north:
Design mul, start of the top module:
module mul
(
    input rst,
    input clk,
    input sign,
    input [31:0] x,
    input [31:0] y,
    output [63:0] result
);
Size in the first run: ~5200 cells after synthesis, ~590 flip-flops, ~0.052 mm² of cells after synthesis.
clock: 6.96 ns
lec_check: 0
cap_margin: 20
core_margin: 2
core_utilization: 65
slew_margin: 20
run.sh (not shown) runs the stock make flow with config.mk's settings and CLKGATE_MAP_FILE=.
Every stage of north finished as expected; the final checks, on the other hand, flagged setup timing, which means the layout fails.
> inputs changed (north -> south)
- a change of CORE_UTILIZATION from 65 to 72
- an added SETUP_SLACK_MARGIN of 1.36
- an added PLACE_DENSITY_LB_ADDON of 0.28
- an added MAX_ROUTING_LAYER of met4
- a change of the clock period (ns, I/O delays scaled along) from 6.96 to 8.34
## What came out
- Each of south and north falls short of a clean finish.
- north → south: post-layout period usage of the worst path dropped 15 points.
- Of south and north, it is south that has the lower final cell count.
- Looking at worst setup slack, south sits 0.85 ns above north.
- The initial standard-cell utilization of the core of south is higher than that of north.
- In south relative to north, number of buffers outside the clock class in the layout had gone down by more than 10%.
- Routed wire length up 1.8% in south wrt north
- For north, the top layer used by detailed routing was met5, unlike south, where it was met4.
- south vs north: total placed cells including tap cells down by a few percent
- Delta(required time at the endpoint of the critical path, south - north) > 0

v38:
mul again, from the RTL that the note above started with.
clock: 10.0 ns
lec_check: 0
cap_margin: 20
cell_pad_in_sites_global_placement: 2
core_aspect_ratio: 0.92
core_margin: 2
core_utilization: 68
cts_cluster_size: 31
gpl_timing_driven: 0
place_density_lb_addon: 0.07
setup_slack_margin: 0.38
slew_margin: 20
tns_end_percent: 35
v38 terminated abnormally: global placement without I/O (3_1_place_gp_skip_io) reported FLW-0024.
Edits applied to the flow inputs when going from v38 to v11:
==> flow/config.mk <==
export PLATFORM = sky130hd
export DESIGN_NAME = mul
export DESIGN_NICKNAME = mul
export VERILOG_FILES = /design/flow/design.v
export SDC_FILE = /design/flow/constraint.sdc
export NUM_CORES = 4
export LEC_CHECK = 0
export CAP_MARGIN = 0
export CORE_MARGIN = 2
export CORE_UTILIZATION = 72
export CTS_CLUSTER_SIZE = 37
export HOLD_SLACK_MARGIN = 0.3
export MAX_ROUTING_LAYER = met4
export PLACE_DENSITY_LB_ADDON = 0.28
export SETUP_SLACK_MARGIN = 1.36
export SLEW_MARGIN = 20
==> flow/constraint.sdc <==
create_clock -name core_clock -period 8.34 [get_ports {clk}]
set_input_delay 1.6680 -clock core_clock [delete_from_list [all_inputs] [get_ports {clk}]]
set_output_delay 1.6680 -clock core_clock [all_outputs]
set_load 0.01 [all_outputs]
Notes after the runs:
- From the logs: v11 reached the end of the flow and failed the layout checks with negative setup slack.
- Die span in x, v38 and v11: larger value in v38
- ~same number of library cell types mapped by synthesis in v38 and v11
- Die: v11 smaller than v38
- Diff v38 and v11: core area lower in v11
### v11 -> v53
--- a/flow/config.mk
+++ b/flow/config.mk
@@ -8 +8,2 @@
-export CAP_MARGIN = 0
+export ABC_AREA = 1
+export CAP_MARGIN = 20
@@ -10,6 +11,2 @@
-export CORE_UTILIZATION = 72
-export CTS_CLUSTER_SIZE = 37
-export HOLD_SLACK_MARGIN = 0.3
-export MAX_ROUTING_LAYER = met4
-export PLACE_DENSITY_LB_ADDON = 0.28
-export SETUP_SLACK_MARGIN = 1.36
+export CORE_UTILIZATION = 64
+export CTS_CLUSTER_SIZE = 99
==> flow/constraint.sdc <==
create_clock -name core_clock -period 6.56 [get_ports {clk}]
set_input_delay 1.3120 -clock core_clock [delete_from_list [all_inputs] [get_ports {clk}]]
set_output_delay 1.3120 -clock core_clock [all_outputs]
set_load 0.01 [all_outputs]
Notes after the runs:
- What the final checks of v53 revealed, after a flow that finished every stage, was a layout that fails on negative setup slack.
- On final setup violation count: between v53 and v11, it ends up lower for v11.
- The buffers plus inverters on the worst setup path in v53 was lower than what v11 gave.
- Looking at class of the tightest hold or removal check, the input port to flip-flop result is from v11; the input port to async pin one comes from v53.
- A startpoint of the worst setup timing path of part_res_stage[23][12] is what v53 shows, while part_res_stage[21][11] belongs to v11.
- Met3 routed wirelength delta for v53 relative to v11: 4000 µm higher
- v53 vs v11 — final-layout fill cell count climbed by more than a quarter
The following lists how v10 was set up differently from v53:
--- a/flow/config.mk
+++ b/flow/config.mk
@@ -8 +7,0 @@
-export ABC_AREA = 1
@@ -11,2 +10,5 @@
-export CORE_UTILIZATION = 64
-export CTS_CLUSTER_SIZE = 99
+export CORE_UTILIZATION = 72
+export CTS_CLUSTER_SIZE = 55
+export HOLD_SLACK_MARGIN = 0.29
+export PLACE_DENSITY = 0.35
+export SETUP_SLACK_MARGIN = 1.29
==> flow/constraint.sdc <==
create_clock -name core_clock -period 8.26 [get_ports {clk}]
set_input_delay 1.6520 -clock core_clock [delete_from_list [all_inputs] [get_ports {clk}]]
set_output_delay 1.6520 -clock core_clock [all_outputs]
set_load 0.01 [all_outputs]
Notes after the runs:
v10 ran in full, but the layout does not pass; the checks complain about negative setup slack.
v53 vs v10, critical path endpoint: result[20] vs result[58]
Looking at routing usage on met1, v10 sits 1.2 points higher than v53 does.
v10: number of nets in the final layout is 1303 lower than what v53 reported.
Lower sequential share of cell area among v53 and v10: v53
Edits applied to the flow inputs when going from v10 to v33:
--- a/flow/config.mk
+++ b/flow/config.mk
@@ -10,5 +10,4 @@
-export CORE_UTILIZATION = 72
-export CTS_CLUSTER_SIZE = 55
-export HOLD_SLACK_MARGIN = 0.29
-export PLACE_DENSITY = 0.35
-export SETUP_SLACK_MARGIN = 1.29
+export CORE_UTILIZATION = 70
+export CTS_CLUSTER_DIAMETER = 45
+export CTS_CLUSTER_SIZE = 37
+export SETUP_SLACK_MARGIN = 1.6
==> flow/constraint.sdc <==
create_clock -name core_clock -period 6.71 [get_ports {clk}]
set_input_delay 1.3420 -clock core_clock [delete_from_list [all_inputs] [get_ports {clk}]]
set_output_delay 1.3420 -clock core_clock [all_outputs]
set_load 0.01 [all_outputs]
==> comparison <==
v33 completed end to end; final checks failed (negative setup slack). v33 vs. v10: total cells reported by yosys after synthesis roughly the same, wire length per cell lower, post-synthesis xor/xnor area fraction roughly the same, longest individual stage delay on the worst path roughly the same. Routing usage on met3 (lower): v33. v10 -> v33: critical path depth increased by more than 10%.
--- input diff v33..v23 ---
--- a/flow/config.mk
+++ b/flow/config.mk
@@ -8 +8,3 @@
-export CAP_MARGIN = 20
+export ABC_AREA = 1
+export CAP_MARGIN = 0
+export CORE_ASPECT_RATIO = 0.9
@@ -10,3 +12,5 @@
-export CORE_UTILIZATION = 70
-export CTS_CLUSTER_DIAMETER = 45
-export CTS_CLUSTER_SIZE = 37
+export CORE_UTILIZATION = 72
+export CTS_CLUSTER_SIZE = 36
+export HOLD_SLACK_MARGIN = 0.27
+export MAX_ROUTING_LAYER = met4
+export PLACE_DENSITY_LB_ADDON = 0.02
==> flow/constraint.sdc <==
create_clock -name core_clock -period 5.5 [get_ports {clk}]
set_input_delay 1.1000 -clock core_clock [delete_from_list [all_inputs] [get_ports {clk}]]
set_output_delay 1.1000 -clock core_clock [all_outputs]
set_load 0.01 [all_outputs]
Findings:
Summary of v23 over v33: via total after detailed routing moved up. Of the runs v23 and v33, none of them finished clean. [v33] flow finished | final checks: failed | reasons: negative setup slack. In v23 the implementation completed, yet the final layout does not meet the checks, the culprit being negative setup slack. On die area, v23 and v33 are basically level. Post-synth net total (higher): v23. When v23 is measured against v33, its stage delay of the slowest cell on the critical path turns out 20 ps lower. The higher core utilization came out of v23. v23 gives more average wire per standard cell than v33 did. Non-clock buffer count: lower on v33. For sequential cell area, v33 and v23 come out practically identical.

== alpha ==
The RTL this note starts from:
==> flow/design.v <==
module adder(
    input [2:0] data,
    output cout,
    output s
);
assign s = data[2] ^ data[1] ^ data[0];
assign cout = data[2] & data[1] | (data[0] & (data[2] ^ data[1]));
endmodule
module BoothBase
(
    input neg,  
    input pos,  
    input neg2, 
    input pos2, 
    input [1:0] x,  
    output p
);
assign p = (neg&~x[1]) | (neg2&~x[0]) | (pos&x[1]) | (pos2&x[0]);
endmodule
module BoothSelectSignal
(
    input [2:0] y,  
    output neg,  
    output pos,  
    output neg2, 
    output pos2  
);
assign neg = (y[2]&~y[1]&y[0]) | (y[2]&y[1]&~y[0]);
assign pos = (~y[2]&~y[1]&y[0]) | (~y[2]&y[1]&~y[0]);
assign neg2 = y[2]&~y[1]&~y[0];
assign pos2 = ~y[2]&y[1]&y[0];
endmodule
module BoothInterBase
(
    input [2:0] y,  
    input [63:0] x,
    output [63:0] p,
    output c  
);
wire neg,pos,neg2,pos2;
BoothSelectSignal u_BoothSelectSignal(
    .y(y),
    .neg(neg),
    .pos(pos),
    .neg2(neg2),
    .pos2(pos2)
);
BoothBase u_BoothBase(
    .neg(neg),
    .pos(pos),
    .neg2(neg2),
    .pos2(pos2),
    .x({x[0],1'b0}),
    .p(p[0])
);
generate
    genvar i;
    for(i=1;i<64;i=i+1) begin
        BoothBase us_BoothBase(
            .neg(neg),
            .pos(pos),
            .neg2(neg2),
            .pos2(pos2),
            .x(x[i:i-1]),
            .p(p[i])
        );
    end
endgenerate
assign c = neg || neg2;
endmodule
module wallace17
(
    input [16:0] in_data,
    input [13:0] cin,
    output [13:0] cout,
    output c,s
);
wire [4:0] first_s;
adder first1 (.data(in_data[04:02]), .cout(cout[0]), .s(first_s[0]));
adder first2 (.data(in_data[07:05]), .cout(cout[1]), .s(first_s[1]));
adder first3 (.data(in_data[10:08]), .cout(cout[2]), .s(first_s[2]));
adder first4 (.data(in_data[13:11]), .cout(cout[3]), .s(first_s[3]));
adder first5 (.data(in_data[16:14]), .cout(cout[4]), .s(first_s[4]));
wire [3:0] second_s;
adder second1 (.data(cin[2:0]                   ), .cout(cout[5]), .s(second_s[0]));
adder second2 (.data({in_data[0],cin[4:3]}      ), .cout(cout[6]), .s(second_s[1]));
adder second3 (.data({first_s[1:0],in_data[1]}  ), .cout(cout[7]), .s(second_s[2]));
adder second4 (.data(first_s[4:2]               ), .cout(cout[8]), .s(second_s[3]));
wire [1:0] third_s;
adder third1 (.data({second_s[0],cin[6:5]} ), .cout(cout[09]), .s(third_s[0]));
adder third2 (.data(second_s[3:1]          ), .cout(cout[10]), .s(third_s[1]));
wire [1:0] fourth_s;
adder fourth1 (.data(cin[9:7]               ), .cout(cout[11]), .s(fourth_s[0]));
adder fourth2 (.data({third_s[1:0],cin[10]} ), .cout(cout[12]), .s(fourth_s[1]));
wire fifth_s;
adder fifth1 (.data({fourth_s[1:0],cin[11]}), .cout(cout[13]), .s(fifth_s));
adder sixth1 (.data({fifth_s,cin[13:12]}), .cout(c), .s(s));
endmodule
module mul
(
    input rst,
    input clk,
    input sign,
    input [31:0] x,
    input [31:0] y,
    output [63:0] result
);
wire [63:0] ex_x;
wire [33:0] ex_y;
assign ex_x = sign ? {{32{x[31]}},x} : {32'b0,x};
assign ex_y = sign ? {{2{y[31]}},y} : {2'b0,y};
wire [16:0] carry;
wire [63:0] part_res [16:0];
BoothInterBase ufirst_BoothInterBase(
        .y({ex_y[1:0],1'b0}), 
        .x(ex_x), 
        .p(part_res[0]), 
        .c(carry[0])
    );
generate
    genvar i;
    for(i=2;i<=32;i=i+2) begin
        BoothInterBase ui_BoothInterBase(
            .y(ex_y[i+1:i-1]),
            .x(ex_x<<i),
            .p(part_res[i>>1]),
            .c(carry[i>>1])
        );
    end
endgenerate
reg [16:0] carry_stage;
reg [16:0] part_res_stage [63:0];
integer m,n;
always @(posedge clk or posedge rst) begin
    if(rst) begin
        carry_stage <= 17'b0;
        for(m=0;m<64;m=m+1) begin
            part_res_stage [m] <= 17'b0;
        end
    end
    else begin
        carry_stage <= carry;
        for(m=0;m<64;m=m+1) begin
            for(n=0;n<17;n=n+1) begin
                part_res_stage[m][n] <= part_res[n][m];
            end
        end
    end
end
wire [13:0] wallace_carry [64:0];
wire [63:0] c_res,s_res;
wallace17 ufirst_wallace17(
        .in_data(part_res_stage[0]), 
        .cin(carry_stage[13:0]), 
        .cout(wallace_carry[1]),
        .c(c_res[0]),
        .s(s_res[0])
    );
generate
    genvar k;
    for(k=1;k<64;k=k+1) begin
        wallace17 ufirst_wallace17(
            .in_data(part_res_stage[k]), 
            .cin(wallace_carry[k]), 
            .cout(wallace_carry[k+1]),
            .c(c_res[k]),
            .s(s_res[k])
        );
    end
endgenerate
assign result = s_res + {c_res[62:0],carry_stage[14]} + carry_stage[15];
endmodule
clock: 7.87 ns
lec_check: 0
cap_margin: 20
core_margin: 2
core_utilization: 71
cts_cluster_size: 47
slew_margin: 20
[flow] alpha | stages: complete | final checks: fail | reason: negative setup slack
Setup changes, alpha to beta
# alpha
export LEC_CHECK = 0
export CAP_MARGIN = 20
export CORE_MARGIN = 2
export CORE_UTILIZATION = 71
export CTS_CLUSTER_SIZE = 47
export SLEW_MARGIN = 20
create_clock -name core_clock -period 7.87 [get_ports {clk}]
# beta
export LEC_CHECK = 0
export CAP_MARGIN = 20
export CORE_MARGIN = 2
export CORE_UTILIZATION = 40
export SLEW_MARGIN = 20
create_clock -name core_clock -period 10.0 [get_ports {clk}]
Results
- beta finished end to end and its layout was clean on timing, DRC and antenna.
- Note that the core area recorded for alpha amounts to 0.56 times the value seen in beta.
- In the final reports, the cell area of beta is smaller than that of alpha.
- Chip width was lower in alpha than in beta.
- Going from alpha to beta, non-clock buffer count shrank by more than half.
- Comparing beta and alpha, the lower final clock period utilization by the worst path was measured on beta.
- Between beta and alpha, it is beta whose required time of the critical path is higher, by 1.70 ns.
- Delta (beta minus alpha): data arrival time of the critical path rose by 0.28 ns, wire length of the first global-routing pass barely changed.
Edits applied to the flow inputs when going from beta to gamma:
# beta
export LEC_CHECK = 0
export CAP_MARGIN = 20
export CORE_MARGIN = 2
export CORE_UTILIZATION = 40
export SLEW_MARGIN = 20
create_clock -name core_clock -period 10.0 [get_ports {clk}]
# gamma
export LEC_CHECK = 0
export CAP_MARGIN = 20
export CORE_MARGIN = 2
export CORE_UTILIZATION = 71
export MAX_ROUTING_LAYER = met4
export SLEW_MARGIN = 20
create_clock -name core_clock -period 7.87 [get_ports {clk}]
[summary]
- Final checks on gamma, whose flow otherwise completed, came back failing, citing negative setup slack.
- Of the two values seen for launching instance or port of the critical path, part_res_stage[0][16] was produced by beta and part_res_stage[23][12] by gamma.
- Diff beta -> gamma: global-route usage +23 points, setup slack lost 1.48 ns.
Setup changes, gamma to delta
# gamma
export LEC_CHECK = 0
export CAP_MARGIN = 20
export CORE_MARGIN = 2
export CORE_UTILIZATION = 71
export MAX_ROUTING_LAYER = met4
export SLEW_MARGIN = 20
create_clock -name core_clock -period 7.87 [get_ports {clk}]
# delta
export LEC_CHECK = 0
export ABC_AREA = 1
export CAP_MARGIN = 0
export CORE_ASPECT_RATIO = 0.9
export CORE_MARGIN = 2
export CORE_UTILIZATION = 72
export CTS_CLUSTER_SIZE = 36
export HOLD_SLACK_MARGIN = 0.27
export MAX_ROUTING_LAYER = met4
export PLACE_DENSITY_LB_ADDON = 0.02
export SETUP_SLACK_MARGIN = 1.46
export SLEW_MARGIN = 20
create_clock -name core_clock -period 5.5 [get_ports {clk}]
Results
- delta: flow complete, layout not clean; failing: negative setup slack
- Across both runs, final cell count was higher for delta than for gamma.
- The run showing the greater total cell area reported by yosys after synthesis is delta.
- Relative to gamma, delay of the slowest cell on the worst path has increased by 0.03 ns in delta.
- Side by side, worst setup margin turned out lower in delta than in gamma.
- From gamma to delta the numbers moved as follows: synthesized cell count now sits higher.
Input changes introduced in epsilon (baseline for comparison: delta):
# delta
export LEC_CHECK = 0
export ABC_AREA = 1
export CAP_MARGIN = 0
export CORE_ASPECT_RATIO = 0.9
export CORE_MARGIN = 2
export CORE_UTILIZATION = 72
export CTS_CLUSTER_SIZE = 36
export HOLD_SLACK_MARGIN = 0.27
export MAX_ROUTING_LAYER = met4
export PLACE_DENSITY_LB_ADDON = 0.02
export SETUP_SLACK_MARGIN = 1.46
export SLEW_MARGIN = 20
create_clock -name core_clock -period 5.5 [get_ports {clk}]
# epsilon
export LEC_CHECK = 0
export CAP_MARGIN = 20
export CORE_MARGIN = 2
export CORE_UTILIZATION = 66
export CTS_CLUSTER_DIAMETER = 28
export CTS_CLUSTER_SIZE = 41
export MAX_ROUTING_LAYER = met4
export SETUP_SLACK_MARGIN = 1.6
export SLEW_MARGIN = 20
export TNS_END_PERCENT = 5
create_clock -name core_clock -period 6.71 [get_ports {clk}]
[summary]
Delta (epsilon minus delta): proportion of register bits with asynchronous set or reset after synthesis essentially unchanged; DRC violation count after routing has remained practically unchanged; area of the mapped netlist lower. Although it ran to completion, epsilon produced a layout that fails the final checks because of negative setup slack. delta completed end to end; final checks failed (negative setup slack). Between delta and epsilon, the flow reports floorplan net count decreasing by more than 10%. The worst setup path endpoint comes out result[61] in one run and result[30] in the other, namely in epsilon and delta respectively. Of epsilon and delta, the higher initial antenna violation count belongs to delta. epsilon vs. delta: post-placement cell area went down by 1900 µm². Diff delta -> epsilon | utilization after layout | decrease of 5.5 points. Compared with delta, in epsilon share of the clock period used by the worst path dropped 12 points, summed area of non-filler cells in the final layout ~0 delta, minimum setup slack in the final design went up, depth of the critical timing path with buffers and inverters included lower. For delta, the type of the worst min-delay path was in2async, unlike epsilon, where it was in2reg.
